==> flow/design.v (excerpt) <==
module Classic_Pong_Top (
    input clk_i,
    input rst_i,
    input UART_RX_i,
    input sw1_i,
    input sw2_i,
    input sw3_i,
    input sw4_i,
    output VGA_Hsync_o,
    output VGA_Vsync_o,
    output VGA_Red_0_o,
    output VGA_Red_1_o,
    output VGA_Red_2_o,
    output VGA_Grn_0_o,
    output VGA_Grn_1_o,
    output VGA_Grn_2_o,
    output VGA_Blu_0_o,
    output VGA_Blu_1_o,
    output VGA_Blu_2_o
);
    parameter CLKS_PER_BIT = 217;
    parameter VIDEO_WIDTH = 3;  
    parameter TOTAL_COLS = 800;
    parameter TOTAL_ROWS = 525;
    parameter ACTIVE_COLS = 640;
    parameter ACTIVE_ROWS = 480;
    wire [VIDEO_WIDTH-1:0] Red_Video_Pong_w, Red_Video_Porch_w;
    wire [VIDEO_WIDTH-1:0] Grn_Video_Pong_w, Grn_Video_Porch_w;
    wire [VIDEO_WIDTH-1:0] Blu_Video_Pong_w, Blu_Video_Porch_w;
    wire rx_dv_w;
    UART_RX #(.CLKS_PER_BIT(CLKS_PER_BIT)) UART_RX_Inst
    (
        .clk_i(clk_i),
        .rst_i(rst_i),
        .rx_serial_i(UART_RX_i),
  ...
make LEC_CHECK=0 CAP_MARGIN=20 CELL_PAD_IN_SITES_GLOBAL_PLACEMENT=2 CORE_ASPECT_RATIO=0.61 CORE_MARGIN=2 CORE_UTILIZATION=20 GPL_ROUTABILITY_DRIVEN=0 PLACE_DENSITY=0.6 SETUP_SLACK_MARGIN=0.87 SLEW_MARGIN=20 finish   # period 9.01 ns
run.sh (not shown) runs the stock make flow with config.mk's settings and CLKGATE_MAP_FILE=.
Next try:
Settings changed: CTS_CLUSTER_DIAMETER set to 147, CTS_CLUSTER_SIZE set to 19, MAX_ROUTING_LAYER set to met4.
What happened: Fmax barely changes. Via count is lower slightly. Worst hold slack improves by 0.0036 ns. Sequential power stays flat. Sequential share of layout area went up by 1.1 points. Routed wire length came out lower slightly. Non-clock buffer count does not change. Area after synthesis does not change.
Next try:
Settings changed: CELL_PAD_IN_SITES_GLOBAL_PLACEMENT 2 to not set, CORE_ASPECT_RATIO 0.61 to not set, CORE_UTILIZATION 20 to 40, CTS_CLUSTER_DIAMETER 147 to not set, CTS_CLUSTER_SIZE 19 to not set, GPL_ROUTABILITY_DRIVEN 0 to not set, MAX_ROUTING_LAYER met4 to not set, SETUP_SLACK_MARGIN 0.87 to not set.
Clock period 9.01 ns to 40.0 ns, I/O delays scaled along.
=> Wire length decreases by about a fifth; cell area stays flat; synthesized cell count is unchanged; power shrinks by well over a third; register-to-register slack improves by 31 ns; worst setup slack improves by 25 ns; cell count falls by about a fifth; sequential power goes down by well over a third; non-clock buffer count falls by 7.
Next try:
Settings changed: ABC_AREA set to 1, CORE_UTILIZATION 40 to 65, CTS_CLUSTER_DIAMETER set to 285.
Clock period 40.0 ns to 18.2 ns, I/O delays scaled along.
=>
- The new run finished clean
- worst setup slack is worse by 17 ns
- via count went up by 30%
- routed wire length went up by 24%
- area after synthesis rises by 12%
Next try:
Settings changed: ABC_AREA 1 to not set, CORE_UTILIZATION 65 to 72, CTS_CLUSTER_DIAMETER 285 to not set, PLACE_DENSITY 0.6 to 0.67.
Clock period 18.2 ns to 9.35 ns, I/O delays scaled along.
After rerunning: Global-route usage shrinks by 0.34 points; sequential cell count does not change; worst setup slack degrades by 7.4 ns; routed wire length shrinks by 18%; core utilization grows by 8.0 points.
Next try:
Settings changed: CORE_UTILIZATION 72 to 64, PLACE_DENSITY 0.67 to 0.6.
Clock period 9.35 ns to 9.56 ns, I/O delays scaled along.
The new run ran to the end with no violations.
Power went up by 6.2%.
Clock-buffer cell count is unchanged.
Global-route usage went down by 2.7 points.

* * *

## v21
Classic_Pong_Top again, from the RTL that the note above started with.
Settings: LEC_CHECK=0, CAP_MARGIN=40, CORE_ASPECT_RATIO=1.4, CORE_MARGIN=4, CORE_UTILIZATION=40, CTS_CLUSTER_SIZE=77, GPL_TIMING_DRIVEN=1, MIN_ROUTING_LAYER=met1, PLACE_DENSITY_LB_ADDON=0.27, SETUP_SLACK_MARGIN=0.89, SLEW_MARGIN=20, TNS_END_PERCENT=5; clock period 5.27 ns.
The final layout from v21, which completed every stage, passed the timing, DRC and antenna checks at the end of the flow.
[inputs] v3 vs v21
Settings: CTS_CLUSTER_SIZE now 79, was 77; SETUP_SLACK_MARGIN no longer set, was 0.89; CELL_PAD_IN_SITES_DETAIL_PLACEMENT now 2, previously not set; MAX_ROUTING_LAYER now met4, previously not set; SLEW_MARGIN now 40, was 20.
==> results <==
- Global-route wire length before repair for v3: about 80% up relative to v21
- For the post-synthesis to final-layout area growth, v3 came in 0.45 points lower than v21 did.
- Final worst setup slack on v3 is down relative to v21.
- The non-clock buffer count in the final layout in v3 is 0.870 times that in v21.
- Taking v21 over v3, the wire length on met3 ratio works out to 0.34.
- Per the comparison of v3 with v21, total non-filler cell area in the finished layout now sits lower; required time of the worst setup path now sits lower.
- In v3 the fraction of area in multi-input gates turned out 0.28 points higher than in v21.

* * *

Starting RTL as in the previous note.
## Classic_Pong_Top
module Classic_Pong_Top (
    input clk_i,
    input rst_i,
    input UART_RX_i,
    input sw1_i,
    input sw2_i,
    input sw3_i,
    input sw4_i,
    output VGA_Hsync_o,
    output VGA_Vsync_o,
    output VGA_Red_0_o,
    output VGA_Red_1_o,
    output VGA_Red_2_o,
    output VGA_Grn_0_o,
    output VGA_Grn_1_o,
    output VGA_Grn_2_o,
    output VGA_Blu_0_o,
    output VGA_Blu_1_o,
    output VGA_Blu_2_o
);
Settings: LEC_CHECK=0, CAP_MARGIN=30, CELL_PAD_IN_SITES_GLOBAL_PLACEMENT=0, CORE_ASPECT_RATIO=0.59, CORE_MARGIN=6, CORE_UTILIZATION=37, GPL_ROUTABILITY_DRIVEN=0, GPL_TIMING_DRIVEN=0, MIN_ROUTING_LAYER=met1, PLACE_DENSITY_LB_ADDON=0.11, SETUP_SLACK_MARGIN=0.55, SLEW_MARGIN=40, TNS_END_PERCENT=30; clock period 5.95 ns.
The first run went through all stages and came out clean.
Edit:
Settings changed: CAP_MARGIN 30 to 20, CELL_PAD_IN_SITES_GLOBAL_PLACEMENT 0 to not set, CORE_ASPECT_RATIO 0.59 to not set, CORE_MARGIN 6 to 2, CORE_UTILIZATION 37 to 72, GPL_ROUTABILITY_DRIVEN 0 to not set, GPL_TIMING_DRIVEN 0 to not set, MIN_ROUTING_LAYER met1 to not set, PLACE_DENSITY set to 0.6, PLACE_DENSITY_LB_ADDON 0.11 to not set, SETUP_SLACK_MARGIN 0.55 to not set, SLEW_MARGIN 40 to 20, TNS_END_PERCENT 30 to not set.
Clock period 5.95 ns to 8.82 ns, I/O delays scaled along.
Outcome: Final area came out lower by 3.6%; utilization rose by 37 points; non-clock buffer count falls by 52; die size went down by 52%; hold slack improves by 0.016 ns; power drops by 36%; via count came out higher by 1.1%; clock-buffer cell count stays the same; critical path depth is lower by 1; sequential power came out lower by 32%.
Edit:
Settings changed: PLACE_DENSITY 0.6 to not set, SETUP_SLACK_MARGIN set to 1.58.
Clock period 8.82 ns to 5.31 ns, I/O delays scaled along.
Routed wire length falls by 1.6%.
Via count stays flat.
Cell area hardly moves.
Synthesized cell count stays the same.
Non-clock buffer count rises by 2.
Count of clock-buffer cells in the layout goes down by 6.
Edit:
Settings changed: ABC_AREA set to 1, CTS_CLUSTER_SIZE set to 72, PLACE_DENSITY set to 0.38, SETUP_SLACK_MARGIN 1.58 to -0.14.
What happened:
- first-iteration DRC count came out higher by 49%
- sequential share of layout area came out lower by 3.4 points
- sequential power barely changes
- count of clock-buffer cells in the layout increases by 7
- worst setup slack is better by 0.31 ns
Edit:
Settings changed: CAP_MARGIN 20 to 40, CORE_ASPECT_RATIO set to 1.34, CTS_CLUSTER_SIZE 72 to 10, SETUP_SLACK_MARGIN -0.14 to 1.51.
=> Worst hold slack barely changes; global-route usage came out lower by 1.1 points; clock skew barely changes; die size is about the same; wire length shrinks by 2.3%; fmax rose by 4.9%.
Edit:
Settings changed: ABC_AREA 1 to not set, CAP_MARGIN 40 to 20, CORE_ASPECT_RATIO 1.34 to not set, CTS_CLUSTER_SIZE 10 to not set, PLACE_DENSITY 0.38 to not set, PLACE_DENSITY_LB_ADDON set to 0.01, SETUP_SLACK_MARGIN 1.51 to 1.57.
Result:
- The changed run finished clean
- synthesized area decreases by 10%
- count of clock-buffer cells in the layout increases by 9
- cell count decreases by 25%
- global-route usage decreases by 3.0 points
- total power increases by 6.0%
- fmax decreases by about 16%
- via count decreases by about 22%
- worst hold slack gets better by 0.020 ns
- die size decreases by about 10%
Power and IR drop assume default switching activity.
